// ftdi_bridge
module ftdi_bridge
#(
     parameter MODE             = "SYNC"
    ,parameter CLK_DIV          = 2
    ,parameter GP_OUTPUTS       = 32
    ,parameter GP_INPUTS        = 32
    ,parameter GPIO_ADDRESS     = 32'hf0000000
    ,parameter GP_IN_EVENT_MASK = 0
    ,parameter AXI_ID           = 0
)
(
     input           clk_i
    ,input           rst_i
    ,input           ftdi_rxf_i
    ,input           ftdi_txe_i
    ,input  [  7:0]  ftdi_data_in_i
    ,input           mem_awready_i
    ,input           mem_wready_i
    ,input           mem_bvalid_i
    ,input  [  1:0]  mem_bresp_i
    ,input  [  3:0]  mem_bid_i
    ,input           mem_arready_i
    ,input           mem_rvalid_i
    ,input  [ 31:0]  mem_rdata_i
    ,input  [  1:0]  mem_rresp_i
    ,input  [  3:0]  mem_rid_i
    ,input           mem_rlast_i
    ,input  [ 31:0]  gp_inputs_i
    ,output          ftdi_siwua_o
    ,output          ftdi_wrn_o
    ,output          ftdi_rdn_o
    ,output          ftdi_oen_o
    ,output [  7:0]  ftdi_data_out_o
    ,output          mem_awvalid_o
    ,output [ 31:0]  mem_awaddr_o
    ,output [  3:0]  mem_awid_o
    ,output [  7:0]  mem_awlen_o
    ,output [  1:0]  mem_awburst_o
    ,output          mem_wvalid_o
    ,output [ 31:0]  mem_wdata_o
    ,output [  3:0]  mem_wstrb_o
    ,output          mem_wlast_o
    ,output          mem_bready_o
    ,output          mem_arvalid_o
    ,output [ 31:0]  mem_araddr_o
    ,output [  3:0]  mem_arid_o
    ,output [  7:0]  mem_arlen_o
    ,output [  1:0]  mem_arburst_o
    ,output          mem_rready_o
    ,output [ 31:0]  gp_outputs_o
);
Settings: LEC_CHECK=0, ABC_AREA=1, CAP_MARGIN=5, CELL_PAD_IN_SITES_DETAIL_PLACEMENT=0, CELL_PAD_IN_SITES_GLOBAL_PLACEMENT=1, CORE_ASPECT_RATIO=0.63, CORE_MARGIN=5, CORE_UTILIZATION=69, CTS_CLUSTER_DIAMETER=265, CTS_CLUSTER_SIZE=95, GPL_TIMING_DRIVEN=1, HOLD_SLACK_MARGIN=0.22, MAX_ROUTING_LAYER=met4, MIN_ROUTING_LAYER=met2, PLACE_DENSITY_LB_ADDON=0.23, SETUP_SLACK_MARGIN=-0.2, SLEW_MARGIN=30; clock period 4.69 ns.
run.sh (not shown) runs the stock make flow with config.mk's settings and CLKGATE_MAP_FILE=.
The starting point failed in 5_1_grt on GRT-0116.
Change:
- ABC_AREA: 1 -> unset
- CAP_MARGIN: 5 -> 20
- CELL_PAD_IN_SITES_DETAIL_PLACEMENT: 0 -> unset
- CELL_PAD_IN_SITES_GLOBAL_PLACEMENT: 1 -> unset
- CORE_ASPECT_RATIO: 0.63 -> unset
- CORE_MARGIN: 5 -> 2
- CORE_UTILIZATION: 69 -> 40
- CTS_CLUSTER_DIAMETER: 265 -> unset
- CTS_CLUSTER_SIZE: 95 -> unset
- GPL_TIMING_DRIVEN: 1 -> unset
- HOLD_SLACK_MARGIN: 0.22 -> unset
- MAX_ROUTING_LAYER: met4 -> unset
- MIN_ROUTING_LAYER: met2 -> unset
- PLACE_DENSITY_LB_ADDON: 0.23 -> unset
- SETUP_SLACK_MARGIN: -0.2 -> unset
- SLEW_MARGIN: 30 -> 20
- clock period: 4.69 -> 10.0 ns (I/O delays scaled with it)
Result: This time the run finished clean; synthesized cell count came out lower by a quarter to a third; die size came out higher by well over a third; synthesized area came out lower by a few percent.

---

oak:
ftdi_bridge again, from the RTL that the note above started with.
clock: 1.83 ns
lec_check: 0
cap_margin: 5
cell_pad_in_sites_detail_placement: 0
cell_pad_in_sites_global_placement: 0
core_margin: 2
core_utilization: 72
cts_cluster_diameter: 94
cts_cluster_size: 95
max_routing_layer: met5
place_density_lb_addon: 0.18
setup_slack_margin: 0.17
slew_margin: 20
FAIL oak @ global routing (5_1_grt): tool exited with error
The following lists how pine was set up differently from oak:
Settings: CTS_CLUSTER_DIAMETER no longer set, was 94; PLACE_DENSITY_LB_ADDON no longer set, was 0.18; SETUP_SLACK_MARGIN now 0.88, was 0.17; CORE_UTILIZATION now 64, was 72; CELL_PAD_IN_SITES_GLOBAL_PLACEMENT now 1, was 0; the clock period (ns, I/O delays scaled along) now 3.02, was 1.83.
==> comparison <==
What the final checks of pine revealed, after a flow that finished every stage, was a layout that fails on setup timing. Summary of pine over oak: post-place instance area shrank by 2.6%, global placement routability congestion shows a reduction of 0.044, number of post-CTS setup repair buffers climbed 57. pine -> oak: number of port buffers delta 0, exact match.
#### Input delta (birch over pine)
Settings: a deleted CELL_PAD_IN_SITES_GLOBAL_PLACEMENT that had been 1; a change of CAP_MARGIN from 5 to 20; a deleted MAX_ROUTING_LAYER that had been met5; a deleted CELL_PAD_IN_SITES_DETAIL_PLACEMENT that had been 0; a change of CORE_UTILIZATION from 64 to 13; a deleted CTS_CLUSTER_SIZE that had been 95; a deleted SETUP_SLACK_MARGIN that had been 0.88; a change of the clock period (ns, I/O delays scaled along) from 3.02 to 12.0.
Findings:
- birch went all the way through the flow, and no timing, DRC or antenna check failed.
- [compare] base=pine new=birch: logic gate share of total power shrank by 14 points, core occupancy in the finished layout saw a decrease, met2 track utilization from global routing decreased by 62 points relative to the old numbers.
- Type of the worst setup path: reg -> reg -> pine, in -> reg -> birch
- Cell leakage power ends up higher on pine.
Changes in maple relative to birch:
Settings: setting PLACE_DENSITY to 0.35 for the first time; changing CORE_UTILIZATION from 13 to 72; setting SETUP_SLACK_MARGIN to 2.08 for the first time; changing the clock period (ns, I/O delays scaled along) from 12.0 to 7.25.
[summary]
- The wire length of the first global-routing pass of maple is lower than that of birch.
- Max-slew headroom at the worst pin for maple: 1.6 points down relative to birch
- When maple is measured against birch, its area added between synthesis and finish turns out 10 points lower.
- A cell at the slowest stage of the critical path of sky130_fd_sc_hd__nor4_1 is what maple shows, while sky130_fd_sc_hd__nor2b_1 belongs to birch.
- Of birch and maple, the run reporting the lower total power was birch.
- birch has a lower overall fraction of global-route tracks in use than maple.
- Against birch, maple comes in 0.47 points higher on clock network contribution to total cell area.
For cedar, these inputs were changed with respect to maple:
Settings: clearing PLACE_DENSITY, which used to be 0.35; swapping 72 for 40 in CORE_UTILIZATION; clearing SETUP_SLACK_MARGIN, which used to be 2.08; swapping 7.25 for 5.43 in the clock period (ns, I/O delays scaled along).
### Flow results
- maple → cedar: core outline area climbed 81%, routed wire length rose by 2200 microns, detailed-route via count saw a decrease, detail-routed net length per standard cell went down by 13%, area of all sequential standard cells held steady.
- cedar has die area above what maple had.
- cedar vs maple: final standard cell utilization of the core down
- Going from maple to cedar, layout clock buffer count shrinks by 3.
- Reported for maple and cedar, area fraction in mux cells turned out identical to the last digit.
- cedar vs maple: multi-input gate share of the layout cell area down in cedar

---

ftdi_bridge again, from the RTL that the note above started with.
clock: 3.02 ns
lec_check: 0
cap_margin: 20
core_margin: 2
core_utilization: 70
cts_cluster_size: 57
setup_slack_margin: 0.86
slew_margin: 20
The first run ended with an error in global routing (5_1_grt) with GRT-0232.
Edit:
- CORE_UTILIZATION: 70 -> 68
- SETUP_SLACK_MARGIN: 0.86 -> not set
- clock period: 3.02 -> 3.5 ns (I/O delays scaled with it)
With this change the flow reached the layout checks and failed them: setup timing.
Area after synthesis is unchanged.
Die area climbs by a few percent.
Synthesized cell count does not change.
Edit:
- CORE_UTILIZATION: 68 -> 70
- CTS_CLUSTER_SIZE: 57 -> 32
- clock period: 3.5 -> 3.02 ns (I/O delays scaled with it)
Result: With this change the flow ended with an error in global routing (5_1_grt), error ODB-0269; die size decreases by a few percent; synthesized area stays the same; synthesized cell count is unchanged.
Edit:
- CTS_CLUSTER_SIZE: 32 -> 57
- SETUP_SLACK_MARGIN: not set -> -0.23
What happened:
- Now the flow completed and failed the layout checks on setup timing
- die size does not change
- area after synthesis stays the same
- synthesized cell count is unchanged
Edit:
- CORE_UTILIZATION: 70 -> 71
- CTS_CLUSTER_SIZE: 57 -> not set
- SETUP_SLACK_MARGIN: -0.23 -> not set
- clock period: 3.02 -> 5.43 ns (I/O delays scaled with it)
After rerunning: The new run produced a clean layout. Count of clock-buffer cells in the layout goes up by 4. Cell count is lower by roughly a tenth. Core utilization goes down by 8.0 points. Sequential share of layout area climbs by 6.4 points. First-iteration DRC count came out lower by a quarter to a third. Clock skew went down by 0.018 ns. Setup slack improved by 1.4 ns. Register-to-register slack is better by 1.4 ns.
Edit:
- CORE_UTILIZATION: 71 -> 60
- clock period: 5.43 -> 4.42 ns (I/O delays scaled with it)
The new run produced a clean layout.
Non-clock buffer count went up by 103.
Fmax grows by 15%.
Clock-buffer cell count rises by 20.
Global-route usage falls by 8.2 points.
Sequential share of layout area goes down by 1.5 points.

---

== run 1 ==
ftdi_bridge again, from the RTL that the note above started with.
==> flow/config.mk <==
export PLATFORM = sky130hd
export DESIGN_NAME = ftdi_bridge
export DESIGN_NICKNAME = ftdi_bridge
export VERILOG_FILES = /design/flow/design.v
export SDC_FILE = /design/flow/constraint.sdc
export NUM_CORES = 4
export LEC_CHECK = 0
export CAP_MARGIN = 5
export CELL_PAD_IN_SITES_DETAIL_PLACEMENT = 0
export CELL_PAD_IN_SITES_GLOBAL_PLACEMENT = 0
export CORE_MARGIN = 2
export CORE_UTILIZATION = 67
export CTS_CLUSTER_SIZE = 57
export MAX_ROUTING_LAYER = met5
export SETUP_SLACK_MARGIN = -0.22
export SLEW_MARGIN = 20
==> flow/constraint.sdc <==
create_clock -name core_clock -period 3.02 [get_ports {clk_i}]
set_input_delay 0.6040 -clock core_clock [delete_from_list [all_inputs] [get_ports {clk_i}]]
set_output_delay 0.6040 -clock core_clock [all_outputs]
set_load 0.01 [all_outputs]
Status run 1: flow complete, layout not clean - setup timing
What run 2 does differently from run 1 at the input level:
- changing SETUP_SLACK_MARGIN from -0.22 to 0.71
- changing CTS_CLUSTER_SIZE from 57 to 95
Run 2 failed in global routing (5_1_grt) with ODB-0269.
As far as H-tree depth goes, run 1 and run 2 are indistinguishable; the numbers are identical.
Final RePlAce weighted congestion, run 1 and run 2: higher on run 2
Post-placement worst setup slack (lower): run 2
Higher area after detailed placement among run 1 and run 2: run 2
Diff run 1 -> run 2: post-cts sizing count now sits higher; vertical extent of the die now sits at about the same level; number of instances in the placed design now sits at about the same level.
--- input diff run 2..run 3 ---
- SETUP_SLACK_MARGIN no longer set, was 0.71
- CELL_PAD_IN_SITES_GLOBAL_PLACEMENT now 1, was 0
- CORE_UTILIZATION now 60, was 67
- PLACE_DENSITY_LB_ADDON now 0.08, previously not set
--- outcome ---
The flow ran to completion for all of run 2 and run 3 but run 2, which stopped partway.
| core utilization at floorplan | higher: run 2 |
Die: run 3 bigger than run 2
Run 2 -> run 3: total core area increased by more than 10%
Going from run 2 to run 3, the die height was found to have gone up by about 5.6%.
Run 2 -> run 3: total setup buffers inserted after CTS decreased by more than half
Any difference in placed standard-cell area between run 3 and run 2 is small enough to ignore.
Relative to run 2, pre-CTS setup slack has decreased by 0.15 ns in run 3.
Reported for run 3 and run 2, share of cell area taken by muxes after synthesis turned out identical to the last digit.
Going from run 2 to run 3, placer's final routability congestion estimate has decreased; count of mapped cells out of synthesis level.
Power figures rest on the tool's default switching activity, not on a simulated workload.
